## violet
==> flow/design.v (excerpt) <==
module minimax(
   opt, move,
   grid, column_counts, player, sw, clk
);
Settings: LEC_CHECK=0, ABC_AREA=0, CAP_MARGIN=20, CELL_PAD_IN_SITES_DETAIL_PLACEMENT=2, CORE_ASPECT_RATIO=1.25, CORE_MARGIN=3, CORE_UTILIZATION=49, CTS_CLUSTER_DIAMETER=295, HOLD_SLACK_MARGIN=-0.03, MIN_ROUTING_LAYER=met2, PLACE_DENSITY_LB_ADDON=0.13, SLEW_MARGIN=40, TNS_END_PERCENT=95; clock period 8.08 ns.
run.sh (not shown) runs the stock make flow with config.mk's settings and CLKGATE_MAP_FILE=.
As the logs show, violet stopped at 3_5_place_dp after a tool error, so it never reached the end of the flow.
--- input diff violet..maple ---
Settings: a change of CORE_UTILIZATION from 49 to 40; a deleted CELL_PAD_IN_SITES_DETAIL_PLACEMENT that had been 2; a deleted HOLD_SLACK_MARGIN that had been -0.03; a deleted TNS_END_PERCENT that had been 95; a deleted MIN_ROUTING_LAYER that had been met2; a deleted CTS_CLUSTER_DIAMETER that had been 295; a change of CORE_MARGIN from 3 to 2; a deleted CORE_ASPECT_RATIO that had been 1.25; a deleted ABC_AREA that had been 0; a change of SLEW_MARGIN from 40 to 20; a deleted PLACE_DENSITY_LB_ADDON that had been 0.13; a change of the clock period (ns, I/O delays scaled along) from 8.08 to 10.7.
Notes after the runs:
maple | stages: all done | timing, DRC, antenna: all pass. Diff violet -> maple: total core area increased 24%; die area increased 20%; weighted congestion at the end of routability-driven global placement decreased about 30%.
#### Input delta (onyx over maple)
Settings: swapping 40 for 56 in CORE_UTILIZATION; swapping 10.7 for 6.0 in the clock period (ns, I/O delays scaled along).
[summary]
Between onyx and maple, it is onyx whose total setup buffers inserted after CTS is higher, by 93. maple → onyx: area after synthesis has remained practically unchanged; core area went down by 28%; count of hold-fix buffers inserted at cts about even; vertical die size saw a decrease. Comparing onyx and maple, die size is higher on maple. No final results exist for onyx, since it was stopped by error GRT-0232 during 5_1_grt.


== run A ==
Starting RTL as in the previous note.
// minimax
module minimax(
   opt, move,
   grid, column_counts, player, sw, clk
);
input [83:0] grid;
input [20:0] column_counts;
input player;
input sw;
input clk;
output [6:0] opt;
output move;
reg [83:0] grid_copy;
reg [83:0] grid_copy_2;
reg aimoved;
reg opponentmoved;
reg [6:0] ai;
reg [6:0] opponent;
reg [2:0] index;
reg move_r;
assign move = move_r;
reg initial_score;
reg [6:0] count;  
reg [2:0] column;
reg [6:0] opt_r;
assign opt = opt_r;
wire [8:0] optscore;
reg [8:0] optscore_r;
assign optscore = optscore_r;
wire [8:0] score;
wire [8:0] curscore;
reg [8:0] curscore_r;
assign curscore = curscore_r;
score score_(
   .score (score),
   .grid (grid_copy_2), .ai (ai), .opponent (opponent), .clk (clk)
    );
always @(posedge clk)
begin
  if (player == 0 || !sw)
  begin
    count = 0;
    move_r = 0;
    optscore_r = 0;
    opt_r = 1;
	 curscore_r = 0;
  end
  else if (count == 105)
  begin
    if(curscore >= optscore && aimoved)
  ...
clock: 16.9 ns
lec_check: 0
abc_area: 0
cap_margin: 30
cell_pad_in_sites_detail_placement: 1
cell_pad_in_sites_global_placement: 1
core_aspect_ratio: 0.72
core_margin: 7
core_utilization: 25
cts_cluster_diameter: 205
gpl_routability_driven: 0
gpl_timing_driven: 1
hold_slack_margin: -0.05
min_routing_layer: met2
place_density_lb_addon: 0.14
setup_slack_margin: 0.55
slew_margin: 10
Run A: no failed stages, no open violations at the end
Edits applied to the flow inputs when going from run A to run B:
Settings: ABC_AREA changed from 0 to 1; CORE_ASPECT_RATIO changed from 0.72 to 1.13; MIN_ROUTING_LAYER removed (was met2); CORE_UTILIZATION changed from 25 to 15; GPL_ROUTABILITY_DRIVEN removed (was 0); SETUP_SLACK_MARGIN changed from 0.55 to 2.27; CTS_CLUSTER_DIAMETER changed from 205 to 136; SLEW_MARGIN changed from 10 to 25; CAP_MARGIN changed from 30 to 20; HOLD_SLACK_MARGIN removed (was -0.05); CORE_MARGIN changed from 7 to 2; GPL_TIMING_DRIVEN changed from 1 to 0; the clock period (ns, I/O delays scaled along) changed from 16.9 to 9.33.
==> results <==
Synthesized cell count on run B is up relative to run A.
Power density over the cells: lower on run A
Run comparison: run A slowest cell on the critical path sky130_fd_sc_hd__nor3_1; run B slowest cell on the critical path sky130_fd_sc_hd__fa_1
Changes observed in run B relative to run A: die boundary height up 52%; cell-internal power +170%; critical path depth increased by 13 relative to the old numbers; signed area change from the synthesized netlist to the final layout moved up.
The flow completed for run B, but it is not clean: the layout still shows setup timing.
Relative to run A, synthesized area has gone down in run B.
In the metrics for run B and run A, the one carrying the lower total power is run A.
[run B] worst-case setup margin in the final layout fell 2.54 ns relative to run A
Data required time of the critical path, run B and run A: higher on run A
| number of rows in the core area | lower: run A |
Setup changes, run B to run C
Settings: ABC_AREA: 1 -> 0; CORE_UTILIZATION: 15 -> 44; PLACE_DENSITY_LB_ADDON: 0.14 -> unset; GPL_TIMING_DRIVEN: 0 -> 1; CELL_PAD_IN_SITES_GLOBAL_PLACEMENT: 1 -> 0; SETUP_SLACK_MARGIN: 2.27 -> unset; CELL_PAD_IN_SITES_DETAIL_PLACEMENT: 1 -> 0; PLACE_DENSITY: unset -> 0.77.
Results
[run C] flow finished | final checks: failed | reasons: setup timing. Cmp run C vs run B: sum of internal, switching and leakage power lower in run C. Diff run C and run B: number of antenna cells inserted lower in run C. Between run C and run B, flop share of the area is higher for run B, run C comes in under that.
No activity file was given, so power comes from the tool's default toggle rates.
